// conv
module conv (
input [4:0] stride,
input  conv_enable, 
output reg [18:0] address1 , address2, write_address,
output reg end_reach, full_conv_end, dot_sum_end,
input clk,
input reset,
input [9:0] w1 ,h1,w2,h2,
output reg [9:0] width, height
  );
For scale: ~2900 cells after synthesis, ~110 flip-flops.
Settings: LEC_CHECK=0, CAP_MARGIN=20, CORE_ASPECT_RATIO=0.5, CORE_MARGIN=2, CORE_UTILIZATION=72, CTS_CLUSTER_DIAMETER=294, CTS_CLUSTER_SIZE=97, HOLD_SLACK_MARGIN=0.29, PLACE_DENSITY=0.42, SETUP_SLACK_MARGIN=-0.56, SLEW_MARGIN=20, TNS_END_PERCENT=30; clock period 6.1 ns.
run.sh (not shown) runs the stock make flow with config.mk's settings and CLKGATE_MAP_FILE=.
The starting point ended with an error in global routing (5_1_grt) with GRT-0116.
Then changed:
CORE_ASPECT_RATIO = not set   (was 0.5)
CORE_UTILIZATION = 40   (was 72)
CTS_CLUSTER_DIAMETER = not set   (was 294)
CTS_CLUSTER_SIZE = not set   (was 97)
HOLD_SLACK_MARGIN = not set   (was 0.29)
PLACE_DENSITY = not set   (was 0.42)
SETUP_SLACK_MARGIN = not set   (was -0.56)
TNS_END_PERCENT = not set   (was 30)
clock period = 5.94 ns   (was 6.1 ns; I/O delays follow)
Outcome: Now the flow finished but failed the layout checks on setup timing; synthesized cell count stays the same; die area grows by 78%; synthesized area does not change.
Then changed:
CORE_UTILIZATION = 11   (was 40)
clock period = 13.7 ns   (was 5.94 ns; I/O delays follow)
Result: With this change the flow finished clean; count of clock-buffer cells in the layout is unchanged; final cell count climbs by 34%; setup slack gets better by 4000 ps; worst hold slack hardly moves; critical path depth drops by 5; power drops by about 66%; die size increases to 3.6 times its value; sequential cell count does not change; core utilization falls by 40 points; routed wire length climbs by 8.4%; clock skew increases by 7.7 ps.
Then changed:
CORE_UTILIZATION = 40   (was 11)
clock period = 11.0 ns   (was 13.7 ns; I/O delays follow)
Hold slack is better by 3.4 ps; die size went down by 72%; final cell count came out lower by about 34%; power goes up by about 24%; area after synthesis does not change; synthesized cell count is unchanged; utilization went up by 32 points; routed wire length goes down by 14%.
Then changed:
CTS_CLUSTER_DIAMETER = 390   (was not set)
CTS_CLUSTER_SIZE = 98   (was not set)
TNS_END_PERCENT = 15   (was not set)
Effect: Clock power stays flat; power does not change; synthesized cell count stays the same; flip-flop count does not change; setup slack stays the same; hold slack stays the same; wire length does not change; global-route usage does not change; count of clock-buffer cells in the layout does not change.

* * *

Starting RTL as in the previous note.
Settings: LEC_CHECK=0, CAP_MARGIN=40, CELL_PAD_IN_SITES_GLOBAL_PLACEMENT=1, CORE_ASPECT_RATIO=0.73, CORE_MARGIN=2, CORE_UTILIZATION=36, CTS_CLUSTER_DIAMETER=192, CTS_CLUSTER_SIZE=59, GPL_TIMING_DRIVEN=0, PLACE_DENSITY_LB_ADDON=0.16, SLEW_MARGIN=20, TNS_END_PERCENT=50; clock period 16.8 ns.
The first run completed without violations.
Change:
- CAP_MARGIN: 40 -> 0
- CELL_PAD_IN_SITES_GLOBAL_PLACEMENT: 1 -> 0
- CORE_UTILIZATION: 36 -> 57
- GPL_TIMING_DRIVEN: 0 -> not set
- PLACE_DENSITY_LB_ADDON: 0.16 -> not set
- SETUP_SLACK_MARGIN: not set -> 3.23
- TNS_END_PERCENT: 50 -> not set
- clock period: 16.8 -> 11.4 ns (I/O delays scaled with it)
Result: Via count grows by 5.6%. Worst setup slack improved by 86 ps. Critical path depth shrinks by 11. Non-clock buffer count grows by 71. Global-route usage grows by 10 points. Worst hold slack stays flat. Area after synthesis is unchanged. Total power grows by 60%.
Change:
- CORE_UTILIZATION: 57 -> 68
- CTS_CLUSTER_SIZE: 59 -> 33
- SETUP_SLACK_MARGIN: 3.23 -> -0.76
Result: The new run reached the layout checks and failed them: negative setup slack; clock skew rises by 6.4 ps; cell area decreases by 10%; setup slack gets worse by 1900 ps; fmax falls by 16%; cell count goes down by 7.4%; die area is lower by 16%; first-iteration DRC count went up by 1.1%; synthesized area stays the same; total power went down by 11%; utilization goes up by 5.7 points.
Change:
- CORE_ASPECT_RATIO: 0.73 -> 0.99
- CORE_UTILIZATION: 68 -> 72
- CTS_CLUSTER_SIZE: 33 -> 59
- MAX_ROUTING_LAYER: not set -> met4
- PLACE_DENSITY: not set -> 0.65
- SETUP_SLACK_MARGIN: -0.76 -> not set
- clock period: 11.4 -> 9.32 ns (I/O delays scaled with it)
The changed run finished but failed the layout checks on negative setup slack.
Cell count came out higher by 8.6%.
Total power is higher by 45%.
Final area goes up by 12%.
Setup slack gets worse by 120 ps.
Synthesized area stays the same.
Sequential share of layout area is lower by 0.88 points.
Die area drops by about 5.5%.
Worst hold slack is about the same.
Combinational power increases by 55%.
Change:
- CAP_MARGIN: 0 -> 20
- CELL_PAD_IN_SITES_GLOBAL_PLACEMENT: 0 -> not set
- CORE_ASPECT_RATIO: 0.99 -> not set
- CORE_UTILIZATION: 72 -> 58
- CTS_CLUSTER_DIAMETER: 192 -> not set
- CTS_CLUSTER_SIZE: 59 -> not set
- MAX_ROUTING_LAYER: met4 -> not set
- PLACE_DENSITY: 0.65 -> not set
- clock period: 9.32 -> 5.9 ns (I/O delays scaled with it)
The new run completed, yet does not pass: negative setup slack.
Total power rose by 79%.
First-iteration DRC count fell by 26%.
Sequential cell count is unchanged.
Sequential share of layout area fell by 0.89 points.
Global-route usage fell by 10 points.
Change:
- CORE_UTILIZATION: 58 -> 40
- HOLD_SLACK_MARGIN: not set -> 0.07
- PLACE_DENSITY: not set -> 0.93
- clock period: 5.9 -> 11.0 ns (I/O delays scaled with it)
What happened:
- The new run finished with timing, DRC and antenna clean
- critical path depth falls by 12
- worst setup slack gets better by 3500 ps
- die size rises by 44%
Power figures rest on the tool's default switching activity, not on a simulated workload.
